## CPU
module CPU(input clk,rst,
           output [11:0] imem_addr, input [18:0] imem_data,
           output [7:0] dmem_addr, dmem_wdata, output dmem_we, dmem_re, input [7:0] dmem_rdata);
Size in the first run: ~1800 cells after synthesis, about 170 flip-flops, roughly 59 I/O pins.
clock: 5.66 ns
lec_check: 0
abc_area: 1
cap_margin: 10
cell_pad_in_sites_detail_placement: 0
core_aspect_ratio: 1.82
core_margin: 8
core_utilization: 50
cts_cluster_diameter: 177
cts_cluster_size: 98
min_routing_layer: met1
place_density: 0.39
setup_slack_margin: -0.41
slew_margin: 20
tns_end_percent: 15
run.sh (not shown) runs the stock make flow with config.mk's settings and CLKGATE_MAP_FILE=.
The baseline finished but fails on setup timing.
Edit:
CORE_MARGIN = 2   (was 8)
PLACE_DENSITY = default   (was 0.39)
SETUP_SLACK_MARGIN = default   (was -0.41)
The new run reached the layout checks and failed them: setup timing; utilization came out higher by 2.1 points; total power came out higher by 1.6%; maximum frequency came out higher by 3.7%; wire length came out lower by 0.98%; synthesized area is unchanged.
Edit:
ABC_AREA = default   (was 1)
CORE_UTILIZATION = 31   (was 50)
CTS_CLUSTER_SIZE = default   (was 98)
MIN_ROUTING_LAYER = met2   (was met1)
SETUP_SLACK_MARGIN = 1.24   (was default)
TNS_END_PERCENT = default   (was 15)
- The new run produced a layout that fails on DRC, setup timing
- synthesized cell count went down by 21%
- final area rises by 10%
- register-to-register slack is worse by 1.4 ns
- power goes up by 34%
- fmax decreases by 14%
- combinational power rose by 65%
- sequential power climbs by about 6%
- cell count decreases by 4.0%
- die size goes up by 62%

* * *

The RTL this note starts from:
==> flow/design.v <==
`timescale 1ns/1ns
module adder_1(input[11:0] a ,output[11:0] out);
	wire[11:0] b = 12'b000000000001;
	assign out = a + b;
endmodule
module adder(input[11:0] a , b , output[11:0] out);
	assign out = a + b ;
endmodule
`timescale 1ns/1ns
module alu(input[2:0] fun , input[7:0] a,b ,input cin , output logic[7:0] out , output logic zero,cout);
	always @(fun,a,b,cin)begin
    cout = 1'b0;
    case(fun)
      3'b000 : {cout,out} = a + b ;
      3'b001 : {cout,out} = a + b + cin;
      3'b010 : {cout,out} = a - b;
		  3'b011 : {cout,out} = a - b + cin;
		  3'b100 : out = a & b;
		  3'b101 : out = a | b;
		  3'b110 : out = a ^ b;
		  3'b111 : out = ~(a & b);
    endcase
	end
  assign zero = (out == 8'b0) ? 1 : 0;
endmodule
module controller(input[5:0] code,input ze,c,rst,output reg pop,push,memorywrite,memoryread,writeReg,selRR2,selALU2,selpc,ldz,ldc,selz,selc,output reg [1:0] selWD,selRet,output reg [2:0]ALUfn);
  always @(ze,c,code,rst)begin
    pop <= 1'b0;
    push <= 1'b0;
    memorywrite <= 1'b0;
    memoryread <= 1'b0;
    writeReg<= 1'b0;
    selRR2<= 1'b0;
    selALU2<= 1'b0;
    selRet<= 2'b00;
    selpc<= 1'b0;
    ldz<= 1'b0;
    ldc<= 1'b0;
    selz <= 1'b0;
    selc <= 1'b0;
    selWD<= 2'b00;
    ALUfn <= 3'b000;
    if (~rst)begin
    if (code[5:4] == 2'b00) begin
      ALUfn <= code[3:1];
      ldz <= 1'b1;
      ldc <= 1'b1;
      selALU2 <= 1'b1;
      writeReg <= 1'b1;
    end
    if (code [5:4] == 2'b01) begin
      ALUfn <= code[3:1];
      ldz <= 1'b1;
      ldc <= 1'b1;
      writeReg <= 1'b1;
    end
    if (code[5:3] == 3'b110) begin
      selz <= 1'b1;
      selc <= 1'b1;
      ldz <= 1'b1;
      ldc <= 1'b1;
      selWD <= 2'b10;
      writeReg <= 1'b1;
    end
    if (code[5:3] == 3'b100) begin
      selRR2 <= 1'b1;
      ALUfn <= 3'b000;
      if (code [2:1] == 2'b00) begin
        memoryread <= 1'b1;
        selWD<= 2'b01;
        writeReg <= 1'b1;
      end
      if (code [2:1] == 2'b01)begin
        memorywrite<= 1'b1;
      end
    end
    if (code[5:3] == 3'b101) begin
      case(code[2:1])
        2'b00 : selpc <= ze?1:0;
        2'b01 : selpc <= ze?0:1;
        2'b10 : selpc <= c?1:0;
        2'b11 : selpc <= c?0:1;
      endcase
    end
    if (code[5:2] == 4'b1110)begin
      selRet <= 2'b10;
      selpc <= 1'b1;
      if (code[1] == 1'b1)
        push <= 1'b1;
    end
    if (code[5:0] == 6'b111100) begin
      pop <= 1'b1;
      selRet <=2'b01;
    end
    end
  end
endmodule
`timescale 1ns / 1ns
module signExtender(extend, extended );
	input[7:0] extend;
	output[11:0] extended;
	assign extended[7:0] = extend[7:0];
	assign extended[11:8] = {4{extend[7]}};
endmodule
module ff(input in,ld,clk,rst,output logic out);
  always@(posedge clk,posedge rst) begin
    if(rst)
      out <= 1'b0;
    else if(ld)
      out <= in;
  end
endmodule
`timescale 1ns/1ns
module mux2_12(input[11:0] a , b ,input sel , output[11:0] out);
	assign out = (sel) ? b : a ;
endmodule
module mux2_8(input[7:0] a , b , input sel , output[7:0] out);
	assign out = (sel) ? b : a ;
endmodule
module mux2_3(input[2:0] a , b , input sel , output[2:0] out);
	assign out = (sel) ? b : a ;
endmodule
module mux2_1(input a , b , input sel , output out);
	assign out = (sel) ? b : a ;
endmodule
module mux3(input[7:0] a , b , c,input[1:0] sel,output[7:0] out);
  assign out = (sel == 2'b00)?a:(sel == 2'b01)? b:c;
endmodule
module mux3_12(input[11:0] a , b , c,input[1:0] sel,output[11:0] out);
  assign out = (sel == 2'b00)?a:(sel == 2'b01)? b:c;
endmodule
module pc(input[11:0] in,input clk,rst,output logic[11:0] pc);
  always@(posedge clk,posedge rst)begin
    if (rst)
      pc <= 12'b0;
    else
      pc <= in;
  end
endmodule
module registerFile(input[2:0] RR1,RR2,WR,input[7:0] WD,input W,clk,rst,output logic [7:0] RD1,RD2);
  logic[7:0][7:0] registers;
  assign RD1 = registers[RR1];
  assign RD2 = registers[RR2];
  always @(posedge clk,posedge rst)begin
    if (rst)
      registers <= '0;
    else if (W)
      registers[WR] <= WD;
  end
endmodule
`timescale 1ns/1ns
module shiftReg(input[7:0] Data,input[2:0]sc,input[1:0]fn,output logic[7:0] out,output logic c,z);
  logic [15:0] rotl, rotr;
  assign rotl = {Data, Data} << sc;
  assign rotr = {Data, Data} >> sc;
  always@(*)begin
    c = 1'b0;
    case (fn)
      2'b00 : begin
        out = Data << sc;
        if (sc != 3'd0) c = Data[3'd0 - sc];
      end
      2'b01 : begin
        out = Data >> sc;
        if (sc != 3'd0) c = Data[sc - 3'd1];
      end
      2'b10 : out = rotl[15:8];
      default : out = rotr[7:0];
    endcase
  end
  assign z = out?0:1;
endmodule
module stack(input[11:0] in,input push,pop,clk,rst,output logic[11:0] out);
  logic[7:0][11:0] memory;
  assign out = memory[0];
  always@(posedge clk,posedge rst)begin
    if (rst)
      memory <= '0;
    else begin
      if(pop)begin
        for (int i=1; i<8; i++)begin
          memory[i-1] <= memory[i];
        end
        memory[7] <= 12'b0;
      end
      else if (push)begin
        for (int i=0; i<7; i++)begin
          memory[7-i] <= memory[6-i];
        end
        memory[0] <= in;
      end
    end
  end
endmodule
module datapath(input pop,push,memorywrite,memoryread,writeReg,selRR2,selALU2,selpc,ldz,ldc,selz,selc,input [1:0] selWD,selRet,input  [2:0]ALUfn,input clk,rst, output ze,c,output [5:0] code,
                output [11:0] imem_addr, input [18:0] imem_data, output [7:0] dmem_addr, dmem_wdata, input [7:0] dmem_rdata);
  wire [11:0] pc_1 , ret;
  stack Stack(pc_1,push,pop,clk,rst,ret);
  wire[11:0] f_pc,next_pc;
  wire [18:0] ins;
  mux3_12 pc_ret(f_pc , ret , ins[11:0] , selRet ,next_pc);
  wire[11:0] pc;
  pc PC(next_pc ,clk,rst,pc);
  assign imem_addr = pc;
  assign ins = imem_data;
  wire [11:0]extended;
  signExtender Ex(ins[7:0], extended );
  adder_1 In(pc ,pc_1);
  wire[11:0] apc;
  adder Add(pc_1 , extended , apc);
  mux2_12 pc1_apc(pc_1 , apc , selpc , f_pc);
  wire [2:0] RR2;
  mux2_3 sel_RR2(ins[7:5] , ins[13:11] , selRR2, RR2);
  wire [7:0] Out,RD,ALUOut,WD;
  mux3 sel_WD( ALUOut,RD,Out, selWD,WD);
  wire[7:0] RD1,RD2;
  registerFile RF(ins[10:8],RR2,ins[13:11],WD,writeReg,clk,rst,RD1,RD2);
  wire[7:0] ALU2;
  mux2_8 sel_ALU2(ins[7:0] , RD2, selALU2,ALU2);
  wire zero,carry;
  alu Alu(ALUfn ,RD1,ALU2 ,c ,ALUOut ,zero,carry);
  wire shc,shz;
  shiftReg Shr(RD1,ins[7:5],ins[15:14],Out,shc,shz);
  wire ff1;
  mux2_1 sel_z(zero,shz,selz , ff1);
  ff ff_z(ff1,ldz,clk,rst,ze);
  wire ff2;
  mux2_1 sel_c(carry,shc,selc , ff2);
  ff ff_c(ff2,ldc,clk,rst,c);
  assign dmem_addr = ALUOut;
  assign dmem_wdata = RD2;
  assign RD = dmem_rdata;
  assign code = ins[18:13];
endmodule
`timescale 1ns/1ns
module CPU(input clk,rst,
           output [11:0] imem_addr, input [18:0] imem_data,
           output [7:0] dmem_addr, dmem_wdata, output dmem_we, dmem_re, input [7:0] dmem_rdata);
  wire pop,push,memorywrite,memoryread,writeReg,selRR2,selALU2,selpc,ldz,ldc,selz,selc;
  wire[1:0] selWD,selRet;
  wire[2:0] ALUfn;
  wire ze,c;
  wire[5:0] code;
  datapath dp(pop,push,memorywrite,memoryread,writeReg,selRR2,selALU2,selpc,ldz,ldc,selz,selc,selWD,selRet,ALUfn,clk,rst, ze,c,code,
              imem_addr, imem_data, dmem_addr, dmem_wdata, dmem_rdata);
  controller cl( code, ze,c,rst, pop,push,memorywrite,memoryread,writeReg,selRR2,selALU2,selpc,ldz,ldc,selz,selc,selWD,selRet,ALUfn);
  assign dmem_we = memorywrite;
  assign dmem_re = memoryread;
endmodule
Settings: LEC_CHECK=0, ABC_AREA=1, CAP_MARGIN=20, CORE_ASPECT_RATIO=0.93, CORE_MARGIN=2, CORE_UTILIZATION=57, CTS_CLUSTER_DIAMETER=371, CTS_CLUSTER_SIZE=99, PLACE_DENSITY=0.41, SETUP_SLACK_MARGIN=0.65, SLEW_MARGIN=20; clock period 2.81 ns.
The baseline ran to the end with violations: setup timing.
Rerun with:
- ABC_AREA: 1 -> not set
- CORE_ASPECT_RATIO: 0.93 -> not set
- CORE_UTILIZATION: 57 -> 40
- CTS_CLUSTER_DIAMETER: 371 -> not set
- CTS_CLUSTER_SIZE: 99 -> not set
- PLACE_DENSITY: 0.41 -> not set
- SETUP_SLACK_MARGIN: 0.65 -> not set
- clock period: 2.81 -> 7.36 ns (I/O delays scaled with it)
What happened:
- The changed run passed the timing, DRC and antenna checks
- global-route usage goes down by 20 points
- die size goes up by about 44%
- routed wire length goes down by about 35%
- worst setup slack improved by 2.3 ns
- final area goes down by about 20%
- clock power goes down by about 60%
- power goes down by about 70%
Rerun with:
- CORE_UTILIZATION: 40 -> 57
- SETUP_SLACK_MARGIN: not set -> 0.98
- clock period: 7.36 -> 3.56 ns (I/O delays scaled with it)
After rerunning: With this change the flow finished but failed the layout checks on setup timing; design area grows by 19%; via count went up by 21%; count of clock-buffer cells in the layout is unchanged; power is higher to 2.6 times its value; worst hold slack barely changes; critical path depth came out lower by 3; global-route usage climbs by 18 points; die area shrinks by 29%.
Rerun with:
- CORE_UTILIZATION: 57 -> 59
- SETUP_SLACK_MARGIN: 0.98 -> 1.46
- clock period: 3.56 -> 5.42 ns (I/O delays scaled with it)
Result:
- The changed run ran to the end with violations: setup timing
- synthesized area stays the same
- final cell count goes down by a few percent
- core utilization drops by 5.7 points
- wire length came out lower by roughly a tenth
- design area decreases by a little under a tenth
- worst setup slack improved by 1.3 ns
- global-route usage fell by 2.8 points
- critical path depth rises by 7
- die area went down by a few percent
- combinational power is lower by well over a third
Rerun with:
- CORE_UTILIZATION: 59 -> 49
- SETUP_SLACK_MARGIN: 1.46 -> not set
- clock period: 5.42 -> 7.36 ns (I/O delays scaled with it)
Now the flow completed without violations.
Clock power falls by 21%.
Cell count goes down by 1.8%.
Via count goes down by 9.2%.
Worst setup slack gains 1.1 ns.
Critical path depth shrinks by 2.
Register-to-register slack gets better by 1.6 ns.
Sequential power goes down by 27%.
Non-clock buffer count went down by 92.
Worst hold slack improved by 0.0052 ns.
Rerun with:
- CORE_UTILIZATION: 49 -> 64
- clock period: 7.36 -> 9.81 ns (I/O delays scaled with it)
Outcome: The changed run went through all stages and came out clean; first-iteration DRC count goes down by 7.2%; global-route usage goes up by 6.0 points; total power goes down by 32%.
Power and IR drop assume default switching activity.
